==> 02-09 <==
==> flow/design.v (excerpt) <==
module md5_iter(output wire [127:0] digest_o, output reg valid, output reg [63:0] value, input clk, rst, input [63:0] message, input new_message);
export LEC_CHECK = 0
export CAP_MARGIN = 20
export CELL_PAD_IN_SITES_DETAIL_PLACEMENT = 2
export CORE_ASPECT_RATIO = 0.57
export CORE_MARGIN = 2
export CORE_UTILIZATION = 40
export CTS_CLUSTER_DIAMETER = 103
export CTS_CLUSTER_SIZE = 93
export GPL_ROUTABILITY_DRIVEN = 0
export HOLD_SLACK_MARGIN = 0.05
export MAX_ROUTING_LAYER = met4
export PLACE_DENSITY = 0.51
export SLEW_MARGIN = 15
create_clock -name core_clock -period 10.0 [get_ports {clk}]
run.sh (not shown) runs the stock make flow with config.mk's settings and CLKGATE_MAP_FILE=.
==> inputs of 06-14, as changes to 02-09 <==
==> flow/config.mk (replaced) <==
export PLATFORM = sky130hd
export DESIGN_NAME = md5_iter
export DESIGN_NICKNAME = md5_iter
export VERILOG_FILES = /design/flow/design.v
export SDC_FILE = /design/flow/constraint.sdc
export NUM_CORES = 4
export LEC_CHECK = 0
export ABC_AREA = 0
export CAP_MARGIN = 40
export CELL_PAD_IN_SITES_GLOBAL_PLACEMENT = 2
export CORE_MARGIN = 2
export CORE_UTILIZATION = 33
export CTS_CLUSTER_SIZE = 45
export GPL_ROUTABILITY_DRIVEN = 1
export GPL_TIMING_DRIVEN = 0
export HOLD_SLACK_MARGIN = -0.03
export MAX_ROUTING_LAYER = met4
export PLACE_DENSITY = 0.72
export SLEW_MARGIN = 20
export TNS_END_PERCENT = 75
==> flow/constraint.sdc (replaced) <==
create_clock -name core_clock -period 7.45 [get_ports {clk}]
set_input_delay 1.4900 -clock core_clock [delete_from_list [all_inputs] [get_ports {clk}]]
set_output_delay 1.4900 -clock core_clock [all_outputs]
set_load 0.01 [all_outputs]
==> inputs of 05-04, as changes to 02-09 <==
==> flow/config.mk (replaced) <==
export PLATFORM = sky130hd
export DESIGN_NAME = md5_iter
export DESIGN_NICKNAME = md5_iter
export VERILOG_FILES = /design/flow/design.v
export SDC_FILE = /design/flow/constraint.sdc
export NUM_CORES = 4
export LEC_CHECK = 0
export ABC_AREA = 1
export CAP_MARGIN = 20
export CELL_PAD_IN_SITES_GLOBAL_PLACEMENT = 0
export CORE_MARGIN = 2
export CORE_UTILIZATION = 46
export GPL_ROUTABILITY_DRIVEN = 1
export GPL_TIMING_DRIVEN = 0
export MAX_ROUTING_LAYER = met5
export PLACE_DENSITY = 0.72
export SETUP_SLACK_MARGIN = -0.63
export SLEW_MARGIN = 20
==> flow/constraint.sdc (replaced) <==
create_clock -name core_clock -period 7.45 [get_ports {clk}]
set_input_delay 1.4900 -clock core_clock [delete_from_list [all_inputs] [get_ports {clk}]]
set_output_delay 1.4900 -clock core_clock [all_outputs]
set_load 0.01 [all_outputs]
==> summary of the runs <==
02-09 stopped in 4_1_cts with DPL-0033. 06-14 produced a layout that fails on setup timing. 05-04 ran to the end with violations: setup timing.
In synthesized cell count, 06-14 and 02-09 do not differ.
Against 06-14, the worst setup slack of 05-04 is better by 1.1 ns.
Of 06-14 and 05-04, 05-04 has the higher clock skew (gap 0.0052 ns).
==> figures <==
                                                                        05-04                     06-14                      02-09
Outcome                                              finished with violations  finished with violations  aborted with a tool error
Stage where the flow stopped                                                -                         -                    4_1_cts
Layout check failures                                            setup timing              setup timing                          -
Syn_nets                                                                 4611                      4011                       4011
Post-synthesis simple-gate area fraction                               33.07%                    22.40%                     22.40%
Worst path depth                                                           47                        39                          -
Buffers inserted by post-CTS timing repair                                128                       147                          -
Count of unique library cells instantiated by Yosys                        69                        93                         93
Worst hold-check path type                                       flop to flop              flop to flop                          -
Setup Viol. Count Final                                                    46                        61                          -
TritonCTS Sinks                                                           328                       328                          -
Worst reg-to-reg setup slack                                         -1.12 ns                  -2.27 ns                          -
Critical-path cell with the highest stage delay      sky130_fd_sc_hd__dfxtp_4   sky130_fd_sc_hd__nor2_1                          -

==> inputs of v25 <==
==> flow/design.v <==
`timescale 1ns / 1ps
module md5_operation(input [1:0] round, input [3:0] phase, input [511:0] message, input [127:0] current_state, output [127:0] next_state);
	assign next_state = {current_state[31:0], round_operation(round, phase, message, current_state), current_state[95:32]};
	function [4:0] S(input [1:0] round, input [3:0] phase);
		case({round,phase[1:0]})
			4'b00_00: S = 5'd7;
			4'b00_01: S = 5'd12;
			4'b00_10: S = 5'd17;
			4'b00_11: S = 5'd22;
			4'b01_00: S = 5'd5;
			4'b01_01: S = 5'd9;
			4'b01_10: S = 5'd14;
			4'b01_11: S = 5'd20;
			4'b10_00: S = 5'd4;
			4'b10_01: S = 5'd11;
			4'b10_10: S = 5'd16;
			4'b10_11: S = 5'd23;
			4'b11_00: S = 5'd6;
			4'b11_01: S = 5'd10;
			4'b11_10: S = 5'd15;
			4'b11_11: S = 5'd21;
		endcase
	endfunction
	function [3:0] K(input [1:0] round, input [3:0] phase);
		case( {round, phase} )
			6'b00_0000: K = 4'd0; 
			6'b00_0001: K = 4'd1; 
			6'b00_0010: K = 4'd2; 
			6'b00_0011: K = 4'd3; 
			6'b00_0100: K = 4'd4; 
			6'b00_0101: K = 4'd5; 
			6'b00_0110: K = 4'd6; 
			6'b00_0111: K = 4'd7; 
			6'b00_1000: K = 4'd8; 
			6'b00_1001: K = 4'd9; 
			6'b00_1010: K = 4'd10; 
			6'b00_1011: K = 4'd11; 
			6'b00_1100: K = 4'd12; 
			6'b00_1101: K = 4'd13; 
			6'b00_1110: K = 4'd14; 
			6'b00_1111: K = 4'd15; 
			6'b01_0000: K = 4'd1; 
			6'b01_0001: K = 4'd6; 
			6'b01_0010: K = 4'd11; 
			6'b01_0011: K = 4'd0; 
			6'b01_0100: K = 4'd5; 
			6'b01_0101: K = 4'd10; 
			6'b01_0110: K = 4'd15; 
			6'b01_0111: K = 4'd4; 
			6'b01_1000: K = 4'd9; 
			6'b01_1001: K = 4'd14; 
			6'b01_1010: K = 4'd3; 
			6'b01_1011: K = 4'd8; 
			6'b01_1100: K = 4'd13; 
			6'b01_1101: K = 4'd2; 
			6'b01_1110: K = 4'd7; 
			6'b01_1111: K = 4'd12; 
			6'b10_0000: K = 4'd5; 
			6'b10_0001: K = 4'd8; 
			6'b10_0010: K = 4'd11; 
			6'b10_0011: K = 4'd14; 
			6'b10_0100: K = 4'd1; 
			6'b10_0101: K = 4'd4; 
			6'b10_0110: K = 4'd7; 
			6'b10_0111: K = 4'd10; 
			6'b10_1000: K = 4'd13; 
			6'b10_1001: K = 4'd0; 
			6'b10_1010: K = 4'd3; 
			6'b10_1011: K = 4'd6; 
			6'b10_1100: K = 4'd9; 
			6'b10_1101: K = 4'd12; 
			6'b10_1110: K = 4'd15; 
			6'b10_1111: K = 4'd2; 
			6'b11_0000: K = 4'd0; 
			6'b11_0001: K = 4'd7; 
			6'b11_0010: K = 4'd14; 
			6'b11_0011: K = 4'd5; 
			6'b11_0100: K = 4'd12; 
			6'b11_0101: K = 4'd3; 
			6'b11_0110: K = 4'd10; 
			6'b11_0111: K = 4'd1; 
			6'b11_1000: K = 4'd8; 
			6'b11_1001: K = 4'd15; 
			6'b11_1010: K = 4'd6; 
			6'b11_1011: K = 4'd13; 
			6'b11_1100: K = 4'd4; 
			6'b11_1101: K = 4'd11; 
			6'b11_1110: K = 4'd2; 
			default:    K = 4'd9; 
		endcase
	endfunction
	function [31:0] T(input [1:0] round, input [3:0] phase);
		case( {round, phase} )
			6'b00_0000: T = 32'hd76aa478;
			6'b00_0001: T = 32'he8c7b756;
			6'b00_0010: T = 32'h242070db;
			6'b00_0011: T = 32'hc1bdceee;
			6'b00_0100: T = 32'hf57c0faf;
			6'b00_0101: T = 32'h4787c62a;
			6'b00_0110: T = 32'ha8304613;
			6'b00_0111: T = 32'hfd469501;
			6'b00_1000: T = 32'h698098d8;
			6'b00_1001: T = 32'h8b44f7af;
			6'b00_1010: T = 32'hffff5bb1;
			6'b00_1011: T = 32'h895cd7be;
			6'b00_1100: T = 32'h6b901122;
			6'b00_1101: T = 32'hfd987193;
			6'b00_1110: T = 32'ha679438e;
			6'b00_1111: T = 32'h49b40821;
			6'b01_0000: T = 32'hf61e2562;
			6'b01_0001: T = 32'hc040b340;
			6'b01_0010: T = 32'h265e5a51;
			6'b01_0011: T = 32'he9b6c7aa;
			6'b01_0100: T = 32'hd62f105d;
			6'b01_0101: T = 32'h02441453;
			6'b01_0110: T = 32'hd8a1e681;
			6'b01_0111: T = 32'he7d3fbc8;
			6'b01_1000: T = 32'h21e1cde6;
			6'b01_1001: T = 32'hc33707d6;
			6'b01_1010: T = 32'hf4d50d87;
			6'b01_1011: T = 32'h455a14ed;
			6'b01_1100: T = 32'ha9e3e905;
			6'b01_1101: T = 32'hfcefa3f8;
			6'b01_1110: T = 32'h676f02d9;
			6'b01_1111: T = 32'h8d2a4c8a;
			6'b10_0000: T = 32'hfffa3942;
			6'b10_0001: T = 32'h8771f681;
			6'b10_0010: T = 32'h6d9d6122;
			6'b10_0011: T = 32'hfde5380c;
			6'b10_0100: T = 32'ha4beea44;
			6'b10_0101: T = 32'h4bdecfa9;
			6'b10_0110: T = 32'hf6bb4b60;
			6'b10_0111: T = 32'hbebfbc70;
			6'b10_1000: T = 32'h289b7ec6;
			6'b10_1001: T = 32'heaa127fa;
			6'b10_1010: T = 32'hd4ef3085;
			6'b10_1011: T = 32'h04881d05;
			6'b10_1100: T = 32'hd9d4d039;
			6'b10_1101: T = 32'he6db99e5;
			6'b10_1110: T = 32'h1fa27cf8;
			6'b10_1111: T = 32'hc4ac5665;
			6'b11_0000: T = 32'hf4292244;
			6'b11_0001: T = 32'h432aff97;
			6'b11_0010: T = 32'hab9423a7;
			6'b11_0011: T = 32'hfc93a039;
			6'b11_0100: T = 32'h655b59c3;
			6'b11_0101: T = 32'h8f0ccc92;
			6'b11_0110: T = 32'hffeff47d;
			6'b11_0111: T = 32'h85845dd1;
			6'b11_1000: T = 32'h6fa87e4f;
			6'b11_1001: T = 32'hfe2ce6e0;
			6'b11_1010: T = 32'ha3014314;
			6'b11_1011: T = 32'h4e0811a1;
			6'b11_1100: T = 32'hf7537e82;
			6'b11_1101: T = 32'hbd3af235;
			6'b11_1110: T = 32'h2ad7d2bb;
			6'b11_1111: T = 32'heb86d391;
			default:    T = 32'hxxxxxxxx;
		endcase
	endfunction
	function [31:0] round_operation(input [1:0] round, input [3:0] phase, input [511:0] message, input [127:0] current_state);
		reg [31:0] a, b, c, d;
		reg [31:0] before_shift;
		begin
			{a, b, c, d} = current_state;
			case(round)
				2'b00:   before_shift = (b&c | ~b&d);    
				2'b01:   before_shift = (b&d | c& ~d);   
				2'b10:   before_shift = (b ^ c ^ d);     
				default: before_shift = (c ^ (b | ~d));  
			endcase
			before_shift = before_shift + a + message[480-32*K(round,phase) +: 32] + T(round, phase);
			round_operation = b + ((before_shift << S(round, phase)) | (before_shift >> (32-S(round, phase))));
		end
	endfunction
endmodule
`timescale 1ns / 1ps
module md5_iter(output wire [127:0] digest_o, output reg valid, output reg [63:0] value, input clk, rst, input [63:0] message, input new_message);
	reg [1:0] round;
	reg [3:0] phase;
	reg [127:0] digest;
	wire [511:0] padded_message;
	reg [127:0] current_state;
	wire [127:0] next_state;
	reg idle;
	always @ (posedge clk) begin
		if( rst ) begin
			round <= 2'd0;
			phase <= 4'd0;
			valid <= 1'b0;
			current_state <= {32'h67452301, 32'hefcdab89, 32'h98badcfe, 32'h10325476};
			digest <= 128'd0;
			value <= 128'd0;
			idle <= 1'b1;
		end
		else begin
			if( idle ) begin
				round <= 2'd0;
				phase <= 4'd0;
				current_state <= {32'h67452301, 32'hefcdab89, 32'h98badcfe, 32'h10325476};
				idle <= ~new_message;
				if( new_message ) begin
					value <= message;
					valid <= 1'b0;
					digest <= 128'd0;
				end
			end
			else begin
				phase <= phase + 4'd1;
				if( phase == 4'd15 ) begin
					round <= round + 2'd1;
					if( round == 2'd3 ) begin
						valid <= 1'b1;
						digest <= {next_state[127:96]+32'h67452301, next_state[95:64]+32'hefcdab89,  next_state[63:32]+32'h98badcfe, next_state[31:0]+32'h10325476};
						idle <= 1'b1;
					end
				end
				current_state <= next_state;
			end
		end
	end
	md5_operation md50(.round(round), .phase(phase), .message(padded_message), .current_state(current_state), .next_state(next_state));
    assign digest_o[127:96] = {digest[103:96], digest[111:104], digest[119:112], digest[127:120]};
	assign digest_o[95:64] =  {digest[71:64], digest[79:72], digest[87:80], digest[95:88]};
	assign digest_o[63:32] =  {digest[39:32], digest[47:40], digest[55:48], digest[63:56]};
	assign digest_o[31:0] =  {digest[7:0], digest[15:8], digest[23:16], digest[31:24]};
	assign padded_message = {
		message[39:32], message[47:40], message[55:48], message[63:56],
		message[7:0], message[15:8], message[23:16], message[31:24],
		24'd0, 8'b10000000, 352'd0, 24'd0, 8'd64, 32'd0};
endmodule
==> flow/run.sh <==
#!/bin/bash
# the make line also repeats each setting of config.mk as NAME=value (left out here)
make -C /OpenROAD-flow-scripts/flow DESIGN_CONFIG=/design/flow/config.mk WORK_HOME=/design/flow/orfs CLKGATE_MAP_FILE= finish
==> flow/config.mk <==
export PLATFORM = sky130hd
export DESIGN_NAME = md5_iter
export DESIGN_NICKNAME = md5_iter
export VERILOG_FILES = /design/flow/design.v
export SDC_FILE = /design/flow/constraint.sdc
export NUM_CORES = 4
export LEC_CHECK = 0
export CAP_MARGIN = 20
export CORE_MARGIN = 2
export CORE_UTILIZATION = 57
export CTS_CLUSTER_SIZE = 53
export SLEW_MARGIN = 25
==> flow/constraint.sdc <==
create_clock -name core_clock -period 5.47 [get_ports {clk}]
set_input_delay 1.0940 -clock core_clock [delete_from_list [all_inputs] [get_ports {clk}]]
set_output_delay 1.0940 -clock core_clock [all_outputs]
set_load 0.01 [all_outputs]
==> v12: changes against v25 <==
ABC_AREA = 1   (was not set)
CELL_PAD_IN_SITES_GLOBAL_PLACEMENT = 2   (was not set)
CORE_UTILIZATION = 33   (was 57)
CTS_CLUSTER_SIZE = not set   (was 53)
GPL_ROUTABILITY_DRIVEN = 1   (was not set)
GPL_TIMING_DRIVEN = 0   (was not set)
MAX_ROUTING_LAYER = met5   (was not set)
PLACE_DENSITY = 0.72   (was not set)
SETUP_SLACK_MARGIN = 1.06   (was not set)
SLEW_MARGIN = 20   (was 25)
==> flow/constraint.sdc (replaced) <==
create_clock -name core_clock -period 7.45 [get_ports {clk}]
set_input_delay 1.4900 -clock core_clock [delete_from_list [all_inputs] [get_ports {clk}]]
set_output_delay 1.4900 -clock core_clock [all_outputs]
set_load 0.01 [all_outputs]
==> v13: changes against v25 <==
ABC_AREA = 1   (was not set)
CORE_ASPECT_RATIO = 0.5   (was not set)
CORE_UTILIZATION = 72   (was 57)
CTS_CLUSTER_DIAMETER = 398   (was not set)
CTS_CLUSTER_SIZE = 98   (was 53)
SETUP_SLACK_MARGIN = 1.69   (was not set)
SLEW_MARGIN = 40   (was 25)
TNS_END_PERCENT = 10   (was not set)
==> flow/constraint.sdc (replaced) <==
create_clock -name core_clock -period 5.8 [get_ports {clk}]
set_input_delay 1.1600 -clock core_clock [delete_from_list [all_inputs] [get_ports {clk}]]
set_output_delay 1.1600 -clock core_clock [all_outputs]
set_load 0.01 [all_outputs]
==> v27: changes against v25 <==
CORE_UTILIZATION = 40   (was 57)
CTS_CLUSTER_SIZE = not set   (was 53)
SETUP_SLACK_MARGIN = -0.05   (was not set)
SLEW_MARGIN = 20   (was 25)
==> flow/constraint.sdc (replaced) <==
create_clock -name core_clock -period 9.85 [get_ports {clk}]
set_input_delay 1.9700 -clock core_clock [delete_from_list [all_inputs] [get_ports {clk}]]
set_output_delay 1.9700 -clock core_clock [all_outputs]
set_load 0.01 [all_outputs]
==> impl_metrics.csv <==
group,metric,value,unit
cts,post_cts_buffers,83,
floorplanning,chipHeight,289.4,um
synth,synth-adder-area-share,0.08956,
global_routing,grt_overflow_total,0,
final_timing,layout_setup_ws,-1.082,ns
floorplanning,die_area,83750,um2
final_timing,finalSetupViolations,45,
synth,synthMuxAreaShare,0.001862,
synth,ys_sh_aoi,0.2160,
run_status,status,"failed layout checks",
place,dp_hpwl,120900,um
run_status,violations,"negative setup slack",
cts,clockBufferDepth,3,
synth,xor_share,0.02043,
the above is filed under v12

==> impl_metrics.csv <==
group,metric,value,unit
place,dp_hpwl,96190,um
synth,synth-adder-area-share,0.08692,
synth,yosysCellCount,3790,
place,io_buffers,259,
synth,xor_share,0.06293,
synth,synthMuxAreaShare,0.06722,
run_status,status,"aborted with a tool error",
global_routing,use_met1,0.8145,
global_routing,grt_overflow_total,648,
global_routing,grtUsageTotal,0.8294,
cts,post_cts_buffers,80,
synth,ys_sh_aoi,0.2548,
cts,clockBufferDepth,3,
synth,synth_cell_types,93,
floorplanning,die_area,50370,um2
run_status,error_line,"[ERROR GRT-0232] Routing congestion too high. Check the congestion heatmap in the GUI.",
run_status,lastStage,"global routing (5_1_grt)",
floorplanning,chipHeight,224.4,um
the above is filed under v25

==> impl_metrics.csv <==
group,metric,value,unit
synth,synth-adder-area-share,0.08956,
run_status,status,"aborted with a tool error",
run_status,error_line,"Error: detail_place.tcl, 38 bad optional access",
run_status,lastStage,"detailed placement (3_5_place_dp)",
synth,xor_share,0.02043,
synth,ys_sh_aoi,0.2160,
synth,synthMuxAreaShare,0.001862,
floorplanning,chipHeight,140.6,um
floorplanning,std_cell_rows,49,
synth,numSynthFlops,328,
floorplanning,die_area,38990,um2
synth,yosysTopAreaCell,"dfxtp_1",
the above is filed under v13

==> impl_metrics.csv <==
group,metric,value,unit
synth,synthMuxAreaShare,0.06722,
global_routing,grt_pass1_vias,28327,
synth,ys_sh_aoi,0.2548,
floorplanning,die_area,71360,um2
cts,post_cts_buffers,0,
synth,xor_share,0.06293,
final_timing,finalSetupViolations,0,
floorplanning,ios,260,
setup_path,critical_path_class,"primary input to flop",
cts,cts.repair.resized,4,
place,dp_hpwl,93090,um
floorplanning,chipHeight,267.1,um
setup_path,r2r_end,"digest[91]",
final_timing,final_max_slew_viol_count,0,
synth,synth-adder-area-share,0.08692,
run_status,status,"timing/DRC/antenna clean",
global_routing,grt_overflow_total,0,
final_timing,layout_setup_ws,0.2509,ns
cts,clockBufferDepth,3,
the above is filed under v27

